Design system_top, start of the top module:
module system_top (
    input  wire         clk, 
    input  wire         rst,
    input  wire         rx,
    output wire         tx,
    input  wire         miso,
    output wire         sclk,
    output wire         mosi,
    output wire         cs_n,
    output wire         nrst_pd,
    output wire [4:0]   pwm_servos,  
    input  wire [4:0]   input_ir,
	output wire [4:0] led_busy,
	output wire         led1, led2
);
Size in the first run: roughly 980 flip-flops, ~26 I/O pins.
export LEC_CHECK = 0
export ABC_AREA = 1
export CAP_MARGIN = 5
export CORE_MARGIN = 2
export CORE_UTILIZATION = 72
export CTS_CLUSTER_SIZE = 72
export HOLD_SLACK_MARGIN = 0.29
export SLEW_MARGIN = 20
create_clock -name core_clock -period 2.71 [get_ports {clk}]
run.sh (not shown) runs the stock make flow with config.mk's settings and CLKGATE_MAP_FILE=.
The first run reached the layout checks and failed them: negative setup slack.
Rerun with:
==> flow/config.mk (replaced) <==
export PLATFORM = sky130hd
export DESIGN_NAME = system_top
export DESIGN_NICKNAME = system_top
export VERILOG_FILES = /design/flow/design.v
export SDC_FILE = /design/flow/constraint.sdc
export NUM_CORES = 4
export LEC_CHECK = 0
export CAP_MARGIN = 20
export CORE_MARGIN = 2
export CORE_UTILIZATION = 70
export SLEW_MARGIN = 20
Effect: The changed run completed, yet does not pass: negative setup slack; cell area goes up by 1.1%; total power is higher by 2.3%; clock power increases by about 7%; die area goes up by 1.3%; setup slack loses 0.50 ns; core utilization increases by 0.43 points; routed wire length goes up by 10%; synthesized cell count shrinks by 18%; area after synthesis fell by 1.5%; global-route usage went up by 3.0 points; first-iteration DRC count grows by 17%.
Rerun with:
--- a/flow/config.mk
+++ b/flow/config.mk
@@ -6,6 +6,9 @@
 export NUM_CORES = 4
 export LEC_CHECK = 0
-export CAP_MARGIN = 20
+export ABC_AREA = 1
+export CAP_MARGIN = 5
 export CORE_MARGIN = 2
-export CORE_UTILIZATION = 70
+export CORE_UTILIZATION = 72
+export CTS_CLUSTER_SIZE = 72
+export HOLD_SLACK_MARGIN = -0.1
 export SLEW_MARGIN = 20
Outcome: The new run finished with negative setup slack left; utilization drops by 0.45 points; routed wire length drops by about 9%; global-route usage drops by 3.0 points; power drops by 2.3%; synthesized cell count climbs by 21%; die area drops by 1.3%; critical path depth climbs by 3; via count climbs by about 6.6%; final area drops by 1.1%.
Rerun with:
--- a/flow/config.mk
+++ b/flow/config.mk
@@ -6,5 +6,5 @@
 export NUM_CORES = 4
 export LEC_CHECK = 0
-export ABC_AREA = 1
+export ABC_AREA = 0
 export CAP_MARGIN = 5
 export CORE_MARGIN = 2
@@ -12,3 +12,5 @@
 export CTS_CLUSTER_SIZE = 72
 export HOLD_SLACK_MARGIN = -0.1
+export PLACE_DENSITY = 0.35
+export SETUP_SLACK_MARGIN = 0.75
 export SLEW_MARGIN = 20
After rerunning:
- The new run produced a layout that fails on negative setup slack
- worst hold slack degrades by 0.040 ns
- cell area went up by about 5%
- synthesized cell count went down by about 18%
- utilization went up by 5.6 points
- total power went up by 1.9%
- routed wire length went up by 28%
- non-clock buffer count went up by 147
- combinational power barely changes
- setup slack degrades by 0.62 ns
- via count stays flat
Rerun with:
==> flow/config.mk (replaced) <==
export PLATFORM = sky130hd
export DESIGN_NAME = system_top
export DESIGN_NICKNAME = system_top
export VERILOG_FILES = /design/flow/design.v
export SDC_FILE = /design/flow/constraint.sdc
export NUM_CORES = 4
export LEC_CHECK = 0
export CAP_MARGIN = 20
export CORE_MARGIN = 2
export CORE_UTILIZATION = 40
export SLEW_MARGIN = 20
==> flow/constraint.sdc (replaced) <==
create_clock -name core_clock -period 3.2 [get_ports {clk}]
set_input_delay 0.6400 -clock core_clock [delete_from_list [all_inputs] [get_ports {clk}]]
set_output_delay 0.6400 -clock core_clock [all_outputs]
set_load 0.01 [all_outputs]
The changed run ran to the end with no violations.
Wire length went down by 28%.
Utilization went down by 43 points.
Power went down by 16%.
Flip-flop count does not change.
Cell area went down by 6.2%.
Global-route usage went down by 18 points.
Sequential share of layout area went up by 2.8 points.
Rerun with:
==> flow/constraint.sdc (replaced) <==
create_clock -name core_clock -period 8.0 [get_ports {clk}]
set_input_delay 1.6000 -clock core_clock [delete_from_list [all_inputs] [get_ports {clk}]]
set_output_delay 1.6000 -clock core_clock [all_outputs]
set_load 0.01 [all_outputs]
- global-route usage fell by 0.21 points
- non-clock buffer count fell by 148
- die area does not change
- synthesized area does not change
- worst setup slack is better by 3.3 ns
- wire length fell by 2.0%
- cell area fell by 2.5%
- register-to-register slack is better by 3.3 ns
- worst hold slack is better by 0.063 ns

========
## try-onyx
Starting RTL as in the previous note.
## system_top
module system_top (
    input  wire         clk, 
    input  wire         rst,
    input  wire         rx,
    output wire         tx,
    input  wire         miso,
    output wire         sclk,
    output wire         mosi,
    output wire         cs_n,
    output wire         nrst_pd,
    output wire [4:0]   pwm_servos,  
    input  wire [4:0]   input_ir,
	output wire [4:0] led_busy,
	output wire         led1, led2
);
    wire [31:0] UID;
    wire        card_OK;
    wire [4:0] disp_start;
    wire [3:0] s_count [0:4];   
    wire [4:0] busy_servo;
    wire dispensing_active = |busy_servo;
    assign led2     = dispensing_active;
	assign led_busy = busy_servo;
    rc522 rfid_inst (
        .clk            (clk),
        .rst            (rst),
        .miso           (miso),
        .sclk           (sclk),
        .mosi           (mosi),
        .cs_n           (cs_n),
        .nrst_pd        (nrst_pd),
        .UID            (UID),
        .card_OK        (card_OK)
    );
    wire [3:0] count_A, count_B, count_C, count_D, count_E;
    assign s_count[0] = count_A;
    assign s_count[1] = count_B;
    assign s_count[2] = count_C;
    assign s_count[3] = count_D;
    assign s_count[4] = count_E;
    uart_controller comm_inst(
        .clk            (clk),
        .rst            (rst),
        .rx             (rx),
        .tx             (tx),
        .led1           (led1),
        .UID            (UID),
        .card_OK        (card_OK),
        .ir_status      (input_ir),
        .dispensing_active  (dispensing_active),
        .dispenser_start    (disp_start),
        .count_A        (count_A),
        .count_B        (count_B),
  ...
make LEC_CHECK=0 CAP_MARGIN=20 CELL_PAD_IN_SITES_GLOBAL_PLACEMENT=3 CORE_ASPECT_RATIO=1.03 CORE_MARGIN=2 CORE_UTILIZATION=64 CTS_CLUSTER_DIAMETER=20 GPL_ROUTABILITY_DRIVEN=0 GPL_TIMING_DRIVEN=0 SETUP_SLACK_MARGIN=0.37 SLEW_MARGIN=20 finish   # period 4.69 ns
try-onyx: it failed with a tool error in global placement without I/O (3_1_place_gp_skip_io), so there are no final results.
## Diff of input files: try-willow against try-onyx
Settings: a change of CORE_UTILIZATION from 64 to 45; a deleted CORE_ASPECT_RATIO that had been 1.03; a deleted GPL_ROUTABILITY_DRIVEN that had been 0; a deleted GPL_TIMING_DRIVEN that had been 0; a deleted SETUP_SLACK_MARGIN that had been 0.37; an added ABC_AREA of 1; a deleted CTS_CLUSTER_DIAMETER that had been 20; a deleted CELL_PAD_IN_SITES_GLOBAL_PLACEMENT that had been 3; a change of the clock period (ns, I/O delays scaled along) from 4.69 to 6.29.
Notes after the runs:
try-willow: done, clean on timing, DRC and antenna
Summary of try-willow over try-onyx: synthesized-area fraction occupied by ao, oa, aoi and oai cells went up 3.1 points; fraction of the mapped netlist area in simple logic gates went up by 2.1 points; number of enable-type register cells in the synthesized netlist roughly the same; placement row count has increased; average instance area after synthesis -about 16%.
try-willow vs try-onyx on post-synthesis chip area from yosys: try-willow is the higher one.
The area after synthesis reported for try-willow is greater than that of try-onyx by 1.5%.
When try-willow is measured against try-onyx, its die outline area turns out about 44% higher.
[inputs] try-umber vs try-willow
Settings: CTS_CLUSTER_SIZE newly set to 44; ABC_AREA removed (was 1); CORE_UTILIZATION changed from 45 to 58; SETUP_SLACK_MARGIN newly set to 1.58; the clock period (ns, I/O delays scaled along) changed from 6.29 to 5.39.
Findings:
Taking try-willow as the reference, in try-umber clock share of power fell by 2.9 points, power moved up, sequential cell fraction of total power moved up, synthesized cell count fell by 18%.
Going from try-willow to try-umber, total CTS buffers shows a reduction of about 7.5%, amount of wire on met3 after detailed routing shows a reduction of 14%.
Against try-willow, try-umber reports a clock period minus worst slack that is lower.
try-umber — fraction of the core area covered by cells at the end of the flow 14 points higher, try-willow as reference
try-willow reports its first element of the critical path as comm_inst.rx_fifo.dout[2] while try-umber reports comm_inst.rx_fifo.dout[3].
Antenna cell count: try-umber vs try-willow — no meaningful difference
#### Input delta (try-zinc over try-umber)
Settings: a deleted SETUP_SLACK_MARGIN that had been 1.58; a deleted CTS_CLUSTER_SIZE that had been 44; an added CORE_ASPECT_RATIO of 0.72; a change of CORE_UTILIZATION from 58 to 70; a change of the clock period (ns, I/O delays scaled along) from 5.39 to 2.68.
Notes after the runs:
The final report for try-zinc shows a completed flow and a layout that fails verification, specifically negative setup slack.
The ratio of final minimum period to clock period reported for try-zinc is greater than that of try-umber by 52 points.
Compared with try-umber, try-zinc degrades total power.
Of try-umber and try-zinc, the higher final worst-path setup slack belongs to try-umber.
try-zinc against try-umber: switching power total increased by 0.0033 W relative to the old numbers, internal power saw an increase.
try-zinc vs try-umber — number of buffers inserted by post-CTS setup repair rose 24.
Portion of total power attributed to the clock network: try-zinc vs try-umber down 1.9 points
The peak clock frequency supported by timing of try-zinc exceeds that of try-umber by 37 MHz.
Power and IR drop assume default switching activity.
